==> inputs of wip/yarrow <==
Design alu_top, start of the top module:
module alu_top (
    input             clk,
    input      [7:0]  a_in,
    input      [7:0]  b_in,
    input      [3:0]  command_in,
    input             oe,
    output reg [15:0] d_out
);
make LEC_CHECK=0 CAP_MARGIN=20 CORE_MARGIN=2 CORE_UTILIZATION=61 SETUP_SLACK_MARGIN=4.07 SLEW_MARGIN=20 finish   # period 16.0 ns
run.sh (not shown) runs the stock make flow with config.mk's settings and CLKGATE_MAP_FILE=.
==> wip/lagoon (differences from wip/yarrow) <==
--- a/flow/config.mk
+++ b/flow/config.mk
@@ -7,6 +7,6 @@
 export LEC_CHECK = 0
 export CAP_MARGIN = 20
 export CORE_MARGIN = 2
-export CORE_UTILIZATION = 61
-export SETUP_SLACK_MARGIN = 4.07
+export CORE_UTILIZATION = 58
+export SETUP_SLACK_MARGIN = 2.29
 export SLEW_MARGIN = 20
==> flow/constraint.sdc (replaced) <==
create_clock -name core_clock -period 13.1 [get_ports {clk}]
set_input_delay 2.6200 -clock core_clock [delete_from_list [all_inputs] [get_ports {clk}]]
set_output_delay 2.6200 -clock core_clock [all_outputs]
set_load 0.01 [all_outputs]
==> wip/fjord (differences from wip/yarrow) <==
==> flow/config.mk (replaced) <==
export PLATFORM = sky130hd
export DESIGN_NAME = alu_top
export DESIGN_NICKNAME = alu_top
export VERILOG_FILES = /design/flow/design.v
export SDC_FILE = /design/flow/constraint.sdc
export NUM_CORES = 4
export LEC_CHECK = 0
export CAP_MARGIN = 5
export CORE_MARGIN = 2
export CORE_UTILIZATION = 70
export SETUP_SLACK_MARGIN = 0.51
export SLEW_MARGIN = 20
==> flow/constraint.sdc (replaced) <==
create_clock -name core_clock -period 9.45 [get_ports {clk}]
set_input_delay 1.8900 -clock core_clock [delete_from_list [all_inputs] [get_ports {clk}]]
set_output_delay 1.8900 -clock core_clock [all_outputs]
set_load 0.01 [all_outputs]
==> wip/garnet (differences from wip/yarrow) <==
--- a/flow/config.mk
+++ b/flow/config.mk
@@ -7,6 +7,7 @@
 export LEC_CHECK = 0
 export CAP_MARGIN = 20
 export CORE_MARGIN = 2
-export CORE_UTILIZATION = 61
-export SETUP_SLACK_MARGIN = 4.07
+export CORE_UTILIZATION = 23
+export CTS_CLUSTER_DIAMETER = 320
+export SETUP_SLACK_MARGIN = 1.54
 export SLEW_MARGIN = 20
==> flow/constraint.sdc (replaced) <==
create_clock -name core_clock -period 24.0 [get_ports {clk}]
set_input_delay 4.8000 -clock core_clock [delete_from_list [all_inputs] [get_ports {clk}]]
set_output_delay 4.8000 -clock core_clock [all_outputs]
set_load 0.01 [all_outputs]
==> results <==
- wip/garnet ran to the end with no violations. wip/yarrow ended with an error in global routing, error GRT-0232. wip/fjord stopped in clock tree synthesis. wip/lagoon produced a layout that fails on max-capacitance violations, max-slew violations, negative setup slack.
- The lowest die area belongs to wip/fjord, the highest to wip/garnet.
- Of wip/garnet and wip/lagoon, wip/garnet has the higher clock skew (gap 0.0060 ns).
- Between wip/lagoon and wip/garnet, the lower critical path depth is in wip/garnet (gap 1).
- Against wip/garnet, the core utilization of wip/lagoon is higher by 61 points.
- Against wip/lagoon, the maximum frequency of wip/garnet is higher by about 8%.
- In area after synthesis, wip/lagoon and wip/fjord do not differ.
==> figures <==
| metric | wip/fjord | wip/yarrow | wip/lagoon | wip/garnet |
|---|---|---|---|---|
| Status | aborted with a tool error | aborted with a tool error | finished with violations | no timing/DRC/antenna violations |
| Stage where the flow stopped | clock tree synthesis | global routing | - | - |
| Violated checks | - | - | max-capacitance violations, max-slew violations, negative setup slack | - |
| Diodes inserted | - | - | 3 | 0 |
| Capture point of the worst path | - | - | d_out[0] | d_out[0] |
| Sort of element at the start of the critical path | - | - | flop | flop |
| Antenna Violating Nets Remaining | - | - | 0 | 0 |
| # fillers | - | - | 719 | 4548 |
| Number of DRC markers after the initial detailed-route iteration | - | - | 2909 | 634 |
| Tap Count | - | - | 220 | 585 |
| Highest metal layer with signal wires | - | - | met5 | met4 |
| Insertion delay of the later-clocked pin in the worst-skew pair | - | - | 0.29 ns | 0.29 ns |
| Total routed wire length on the met1 layer | - | - | 16.33 mm | 14.34 mm |
| Cell depth of the worst hold path | - | - | 1 | 2 |
| Count of non-CTS inverters in the layout | - | - | 100 | 100 |
| Reg2reg path depth | - | - | 122 | 121 |
| Sequential cell count of the final layout | - | - | 37 | 37 |
| NonClk Buf Share | - | - | 0.2504 | 0.09809 |


==> inputs of 01-25 <==
Starting RTL as in the previous note.
make LEC_CHECK=0 ABC_AREA=1 CAP_MARGIN=20 CORE_MARGIN=2 CORE_UTILIZATION=72 CTS_CLUSTER_DIAMETER=396 SETUP_SLACK_MARGIN=1.13 SLEW_MARGIN=20 finish   # period 10.2 ns
==> 01-21: changes against 01-25 <==
ABC_AREA = unset   (was 1)
CORE_UTILIZATION = 40   (was 72)
CTS_CLUSTER_DIAMETER = unset   (was 396)
SETUP_SLACK_MARGIN = unset   (was 1.13)
==> flow/constraint.sdc (replaced) <==
create_clock -name core_clock -period 23.5 [get_ports {clk}]
set_input_delay 4.7000 -clock core_clock [delete_from_list [all_inputs] [get_ports {clk}]]
set_output_delay 4.7000 -clock core_clock [all_outputs]
set_load 0.01 [all_outputs]
==> 03-15: changes against 01-25 <==
CORE_UTILIZATION = 68   (was 72)
CTS_CLUSTER_DIAMETER = unset   (was 396)
SETUP_SLACK_MARGIN = unset   (was 1.13)
==> flow/constraint.sdc (replaced) <==
create_clock -name core_clock -period 32.0 [get_ports {clk}]
set_input_delay 6.4000 -clock core_clock [delete_from_list [all_inputs] [get_ports {clk}]]
set_output_delay 6.4000 -clock core_clock [all_outputs]
set_load 0.01 [all_outputs]
==> results <==
item	01-21	03-15	01-25
Outcome	finished clean	finished clean	stopped before the end
Failing step	-	-	4_1_cts
Count of final max-slew check failures	0	0	-
Summed negative setup slack over all endpoints	0 ns	0 ns	-
Yosys cell count	1,313	1,597	1,597
Stages on worst setup path	119	181	-
Sequential fraction of total cell area	0.06062	0.06767	-
First-pass GRT wire length	49,130 µm	45,630 µm	-
Overall Global Routing Usage	0.2314	0.3431	-
Final count of hold timing violations	0	0	-
Max Cap Violations	0	0	-
Post-synth area from yosys stat	9965 µm²	10,220 µm²	10,220 µm²
Met1 Track Usage GR	0.3031	0.4688	-
Worst EP arrival	23.09 ns	27.96 ns	-
Number of nets with antenna violations after routing	0	0	-
CLK BUF	5	5	-


==> inputs of job 2413 <==
==> flow/design.v <==
module alu_top (
    input             clk,
    input      [7:0]  a_in,
    input      [7:0]  b_in,
    input      [3:0]  command_in,
    input             oe,
    output reg [15:0] d_out
);
    reg [7:0] a_q, b_q;
    reg [3:0] cmd_q;
    reg       oe_q;
    wire [15:0] alu_out;
    always @(posedge clk) begin
        a_q   <= a_in;
        b_q   <= b_in;
        cmd_q <= command_in;
        oe_q  <= oe;
        d_out <= alu_out;
    end
    alu u_alu (.a_in(a_q), .b_in(b_q), .command_in(cmd_q), .oe(oe_q), .d_out(alu_out));
endmodule

module alu ( input [7:0]a_in,b_in,input [3:0]command_in,input oe,output [15:0]d_out);
	parameter 	ADD = 4'b0000,
				INC = 4'b0001,
				SUB =  4'b0010,
				DEC = 4'b0011,
				MUL = 4'b0100,
				DIV = 4'b0101,
				SHL = 4'b0110,
				SHR = 4'b0111,
				AND = 4'b1000,
				OR = 4'b1001,
				INV = 4'b1010,
				NAND = 4'b1011,
				NOR = 4'b1100,
				XOR = 4'b1101,
				XNOR = 4'b1110,
				BUF = 4'b1111;
	reg [15:0] out;
	always@(command_in,a_in,b_in)
		begin
			case(command_in)
				ADD : out = a_in+b_in;
				INC : out = a_in+1'b1;
				SUB : out = a_in-b_in;
				DEC : out = a_in-1'b1;
				MUL : out = a_in*b_in;
				DIV : out = (b_in == 8'd0) ? 16'hFFFF : a_in/b_in;
				SHL : out = a_in<<1;
				SHR : out = a_in>>1;
				AND : out = a_in&&b_in;
				OR : out = a_in||b_in;
				INV : out = !(a_in);
				NAND : out = ~(a_in&b_in);
				NOR : out = ~(a_in|b_in);
				XOR : out = a_in^b_in;
				XNOR : out = a_in~^b_in;
				BUF : out = a_in;
			endcase
		end
	assign d_out = (oe) ? out : 16'h0000;
endmodule  
==> flow/run.sh <==
#!/bin/bash
# the make line also repeats each setting of config.mk as NAME=value (left out here)
make -C /OpenROAD-flow-scripts/flow DESIGN_CONFIG=/design/flow/config.mk WORK_HOME=/design/flow/orfs CLKGATE_MAP_FILE= finish
==> flow/config.mk <==
export PLATFORM = sky130hd
export DESIGN_NAME = alu_top
export DESIGN_NICKNAME = alu_top
export VERILOG_FILES = /design/flow/design.v
export SDC_FILE = /design/flow/constraint.sdc
export NUM_CORES = 4
export LEC_CHECK = 0
export ABC_AREA = 1
export CAP_MARGIN = 5
export CORE_ASPECT_RATIO = 0.87
export CORE_MARGIN = 2
export CORE_UTILIZATION = 70
export CTS_CLUSTER_DIAMETER = 354
export SETUP_SLACK_MARGIN = -1.96
export SLEW_MARGIN = 40
export TNS_END_PERCENT = 10
==> flow/constraint.sdc <==
create_clock -name core_clock -period 20.4 [get_ports {clk}]
set_input_delay 4.0800 -clock core_clock [delete_from_list [all_inputs] [get_ports {clk}]]
set_output_delay 4.0800 -clock core_clock [all_outputs]
set_load 0.01 [all_outputs]
==> inputs of job 8506, as changes to job 2413 <==
ABC_AREA = not set   (was 1)
CAP_MARGIN = 20   (was 5)
CORE_ASPECT_RATIO = not set   (was 0.87)
CORE_UTILIZATION = 25   (was 70)
CTS_CLUSTER_DIAMETER = not set   (was 354)
SETUP_SLACK_MARGIN = not set   (was -1.96)
SLEW_MARGIN = 20   (was 40)
TNS_END_PERCENT = not set   (was 10)
==> flow/constraint.sdc (replaced) <==
create_clock -name core_clock -period 23.5 [get_ports {clk}]
set_input_delay 4.7000 -clock core_clock [delete_from_list [all_inputs] [get_ports {clk}]]
set_output_delay 4.7000 -clock core_clock [all_outputs]
set_load 0.01 [all_outputs]
==> metrics.yaml <==
yosys:
  netlist_instances: 1313
  top_cells_by_count: "173 x ha_1, 139 x nor2_1, 118 x nand2_1, 96 x inv_1, 80 x a21oi_1"
  top_cell_area_share: 0.217
  fa_ha_area_frac: 0.295
  yosys.area_share.simple: 0.221
  synthAoiAreaFrac: 0.241
  synth-xor-area-share: 0.0615
  avgSynthCellArea_um2: 7.59
  synth_cell_types: 96
placement:
  place_area_um2: 11500
  place_inst: 1885
  place_congestion: 0.897
  hpwl_um: 24100
run_status:
  status: "no timing/DRC/antenna violations"
floorplan:
  die_x_um: 204
the above is filed under job 8506

==> metrics.yaml <==
yosys:
  yosys.area_share.simple: 0.304
  synth-xor-area-share: 0.0557
  synthAoiAreaFrac: 0.155
  top_cells_by_count: "380 x nand2_1, 281 x inv_1, 173 x ha_1, 114 x nor2_1, 99 x o21ai_0"
  netlist_instances: 1597
  avgSynthCellArea_um2: 6.40
  fa_ha_area_frac: 0.286
run_status:
  lastStage: "clock tree synthesis"
  firstError: "[ERROR DPL-0038] Utilization greater than 100%, impossible to legalize"
  status: "aborted with a tool error"
placement:
  place_inst: 2106
the above is filed under job 2413

